==> flow/design.v (excerpt) <==
module fft_16 #(
    parameter WD = 12,
    parameter WNRD = 9
)(
    input                  clk,
    input                  rst_n,
    input                  en,
    input  signed [WD-1:0] sin_re,
    input  signed [WD-1:0] sin_im,
    output signed [WD-1:0] sout_re,
    output signed [WD-1:0] sout_im
);
Settings: LEC_CHECK=0, ABC_AREA=1, CAP_MARGIN=20, CELL_PAD_IN_SITES_DETAIL_PLACEMENT=1, CELL_PAD_IN_SITES_GLOBAL_PLACEMENT=2, CORE_ASPECT_RATIO=1.14, CORE_MARGIN=4, CORE_UTILIZATION=42, CTS_CLUSTER_DIAMETER=373, MAX_ROUTING_LAYER=met5, SETUP_SLACK_MARGIN=1.1, SLEW_MARGIN=20; clock period 11.2 ns.
run.sh (not shown) runs the stock make flow with config.mk's settings and CLKGATE_MAP_FILE=.
Edit:
==> flow/config.mk (replaced) <==
export PLATFORM = sky130hd
export DESIGN_NAME = fft_16
export DESIGN_NICKNAME = fft_16
export VERILOG_FILES = /design/flow/design.v
export SDC_FILE = /design/flow/constraint.sdc
export NUM_CORES = 4
export LEC_CHECK = 0
export ABC_AREA = 1
export CAP_MARGIN = 0
export CORE_MARGIN = 2
export CORE_UTILIZATION = 71
export CTS_CLUSTER_DIAMETER = 236
export SETUP_SLACK_MARGIN = -0.47
export SLEW_MARGIN = 20
==> flow/constraint.sdc (replaced) <==
create_clock -name core_clock -period 8.49 [get_ports {clk}]
set_input_delay 1.6980 -clock core_clock [delete_from_list [all_inputs] [get_ports {clk}]]
set_output_delay 1.6980 -clock core_clock [all_outputs]
set_load 0.01 [all_outputs]
Effect:
- This time the run produced a layout that fails on setup timing
- die area shrinks by about 40%
- final area grows by about 9%
- sequential cell count is unchanged
- via count grows by about 20%
- synthesized area does not change
- cell count hardly moves
Edit:
==> flow/config.mk (replaced) <==
export PLATFORM = sky130hd
export DESIGN_NAME = fft_16
export DESIGN_NICKNAME = fft_16
export VERILOG_FILES = /design/flow/design.v
export SDC_FILE = /design/flow/constraint.sdc
export NUM_CORES = 4
export LEC_CHECK = 0
export CAP_MARGIN = 20
export CORE_MARGIN = 2
export CORE_UTILIZATION = 72
export SETUP_SLACK_MARGIN = -0.26
export SLEW_MARGIN = 20
==> flow/constraint.sdc (replaced) <==
create_clock -name core_clock -period 9.7 [get_ports {clk}]
set_input_delay 1.9400 -clock core_clock [delete_from_list [all_inputs] [get_ports {clk}]]
set_output_delay 1.9400 -clock core_clock [all_outputs]
set_load 0.01 [all_outputs]
The new run completed, yet does not pass: setup timing.
Worst hold slack gains 0.022 ns.
Routed wire length is lower by about a fifth.
Area after synthesis is lower slightly.
Register-to-register slack gains 0.47 ns.
Setup slack gains 0.57 ns.
Cell area is lower by a few percent.
Global-route usage is lower by 3.7 points.
Count of clock-buffer cells in the layout is higher by 7.
Non-clock buffer count is lower by 281.
Die area is lower by a few percent.
Edit:
--- a/flow/config.mk
+++ b/flow/config.mk
@@ -6,7 +6,12 @@
 export NUM_CORES = 4
 export LEC_CHECK = 0
+export ABC_AREA = 1
 export CAP_MARGIN = 20
 export CORE_MARGIN = 2
 export CORE_UTILIZATION = 72
-export SETUP_SLACK_MARGIN = -0.26
+export CTS_CLUSTER_DIAMETER = 359
+export CTS_CLUSTER_SIZE = 99
+export HOLD_SLACK_MARGIN = 0.28
+export PLACE_DENSITY = 0.37
+export SETUP_SLACK_MARGIN = -0.62
 export SLEW_MARGIN = 20
==> flow/constraint.sdc (replaced) <==
create_clock -name core_clock -period 6.88 [get_ports {clk}]
set_input_delay 1.3760 -clock core_clock [delete_from_list [all_inputs] [get_ports {clk}]]
set_output_delay 1.3760 -clock core_clock [all_outputs]
set_load 0.01 [all_outputs]
The new run never finished: it broke off in 5_1_grt.
Die area increases by 1.5%.
Area after synthesis rose by 1.5%.
Synthesized cell count is higher by 17%.


oak:
Starting RTL as in the previous note.
Settings: LEC_CHECK=0, ABC_AREA=1, CAP_MARGIN=20, CELL_PAD_IN_SITES_DETAIL_PLACEMENT=0, CELL_PAD_IN_SITES_GLOBAL_PLACEMENT=1, CORE_MARGIN=5, CORE_UTILIZATION=46, GPL_ROUTABILITY_DRIVEN=0, HOLD_SLACK_MARGIN=0.12, MIN_ROUTING_LAYER=met2, PLACE_DENSITY_LB_ADDON=0.09, SETUP_SLACK_MARGIN=-0.02, SLEW_MARGIN=15; clock period 9.92 ns.
Having completed the whole flow, oak delivered a layout that passed the timing, DRC and antenna checks.
Input changes introduced in pine (baseline for comparison: oak):
==> flow/config.mk <==
export PLATFORM = sky130hd
export DESIGN_NAME = fft_16
export DESIGN_NICKNAME = fft_16
export VERILOG_FILES = /design/flow/design.v
export SDC_FILE = /design/flow/constraint.sdc
export NUM_CORES = 4
export LEC_CHECK = 0
export ABC_AREA = 1
export CAP_MARGIN = 20
export CORE_MARGIN = 2
export CORE_UTILIZATION = 72
export MAX_ROUTING_LAYER = met4
export PLACE_DENSITY_LB_ADDON = 0.01
export SETUP_SLACK_MARGIN = 2.43
export SLEW_MARGIN = 20
==> flow/constraint.sdc <==
create_clock -name core_clock -period 8.37 [get_ports {clk}]
set_input_delay 1.6740 -clock core_clock [delete_from_list [all_inputs] [get_ports {clk}]]
set_output_delay 1.6740 -clock core_clock [all_outputs]
set_load 0.01 [all_outputs]
oak went all the way through synthesis, placement and routing and the layout is clean on timing, DRC and antenna.
Nothing crashed in pine and all stages finished; the problem is that the final layout failed, the offending checks being setup timing.
Row total routing usage reported by global routing: pine higher / oak lower
Taking oak over pine, the total routed wirelength ratio works out to 0.885.
pine -> oak: maximum level of the CTS H-tree delta 0, exact match
Count of endpoints failing hold in the final timing report: pine vs oak identical
Cell resize tally after clock tree synthesis ends up higher on pine.
Status: multi-input gate count parity (oak, pine)
For oak, the first element of the critical path was sin_re[10], unlike pine, where it was sin_re[7].
Higher layout overhead on the synthesized area among pine and oak: pine
Cell count: pine lower than oak
Taking pine as 1.0, oak lands at 1.6 on area of the die.
The lower number of buffers created by CTS of pine and oak is in pine.
Edits applied to the flow inputs when going from pine to birch:
diff --git a/flow/config.mk b/flow/config.mk
--- a/flow/config.mk
+++ b/flow/config.mk
@@ -9 +9 @@
-export CAP_MARGIN = 20
+export CAP_MARGIN = 5
@@ -11,4 +11,3 @@
-export CORE_UTILIZATION = 72
-export MAX_ROUTING_LAYER = met4
-export PLACE_DENSITY_LB_ADDON = 0.01
-export SETUP_SLACK_MARGIN = 2.43
+export CORE_UTILIZATION = 71
+export CTS_CLUSTER_DIAMETER = 306
+export SETUP_SLACK_MARGIN = -0.47
==> flow/constraint.sdc <==
create_clock -name core_clock -period 8.49 [get_ports {clk}]
set_input_delay 1.6980 -clock core_clock [delete_from_list [all_inputs] [get_ports {clk}]]
set_output_delay 1.6980 -clock core_clock [all_outputs]
set_load 0.01 [all_outputs]
### Flow results
birch finished all stages; layout check result: FAIL, due to setup timing. In terms of final area, pine and birch differ only marginally. Compared with pine, birch shows total wirelength of the detailed-routed design that has gone up by a little under 10%. Synthesis-to-layout area growth delta (pine -> birch): insignificant. The antenna cell count number comes out lower for pine vs birch. Ratio of routed vias to standard cells: birch vs pine up 2.7%.
Changes in maple relative to birch:
diff --git a/flow/config.mk b/flow/config.mk
--- a/flow/config.mk
+++ b/flow/config.mk
@@ -9 +9 @@
-export CAP_MARGIN = 5
+export CAP_MARGIN = 20
@@ -11,3 +11,4 @@
-export CORE_UTILIZATION = 71
-export CTS_CLUSTER_DIAMETER = 306
-export SETUP_SLACK_MARGIN = -0.47
+export CORE_UTILIZATION = 72
+export CTS_CLUSTER_DIAMETER = 209
+export PLACE_DENSITY_LB_ADDON = 0.01
+export SETUP_SLACK_MARGIN = -0.26
==> flow/constraint.sdc <==
create_clock -name core_clock -period 9.7 [get_ports {clk}]
set_input_delay 1.9400 -clock core_clock [delete_from_list [all_inputs] [get_ports {clk}]]
set_output_delay 1.9400 -clock core_clock [all_outputs]
set_load 0.01 [all_outputs]
### Flow results
Both conditions hold for maple: the flow ran to the end and the final layout passed the timing, DRC and antenna checks. Re deepest clock path buffer count: no difference whatsoever between birch and maple. Comparing the two runs side by side, maple comes out ahead of birch on setup slack. For detailed-route wire length per cell, dividing the value from birch by the value from maple gives 1.3. When maple is set beside birch, its share of the core filled with cells turns out to be 5.6 points smaller.
Modified inputs, cedar compared to maple
diff --git a/flow/config.mk b/flow/config.mk
--- a/flow/config.mk
+++ b/flow/config.mk
@@ -8 +7,0 @@
-export ABC_AREA = 1
@@ -12,3 +10,0 @@
-export CTS_CLUSTER_DIAMETER = 209
-export PLACE_DENSITY_LB_ADDON = 0.01
-export SETUP_SLACK_MARGIN = -0.26
==> flow/constraint.sdc <==
create_clock -name core_clock -period 8.67 [get_ports {clk}]
set_input_delay 1.7340 -clock core_clock [delete_from_list [all_inputs] [get_ports {clk}]]
set_output_delay 1.7340 -clock core_clock [all_outputs]
set_load 0.01 [all_outputs]
==> results <==
What the final checks of cedar revealed, after a flow that finished every stage, was a layout that fails on setup timing. maple ended up with more cell instances than cedar did. Sort cedar and maple by post-synthesis instance area, descending, and maple comes first. Summary: with maple as the reference, wire length of the first global-routing pass in cedar moved up by more than 10%. Measured against each other, cedar and maple differ in xor/xnor cell area share of the yosys netlist, the lower figure coming from maple.
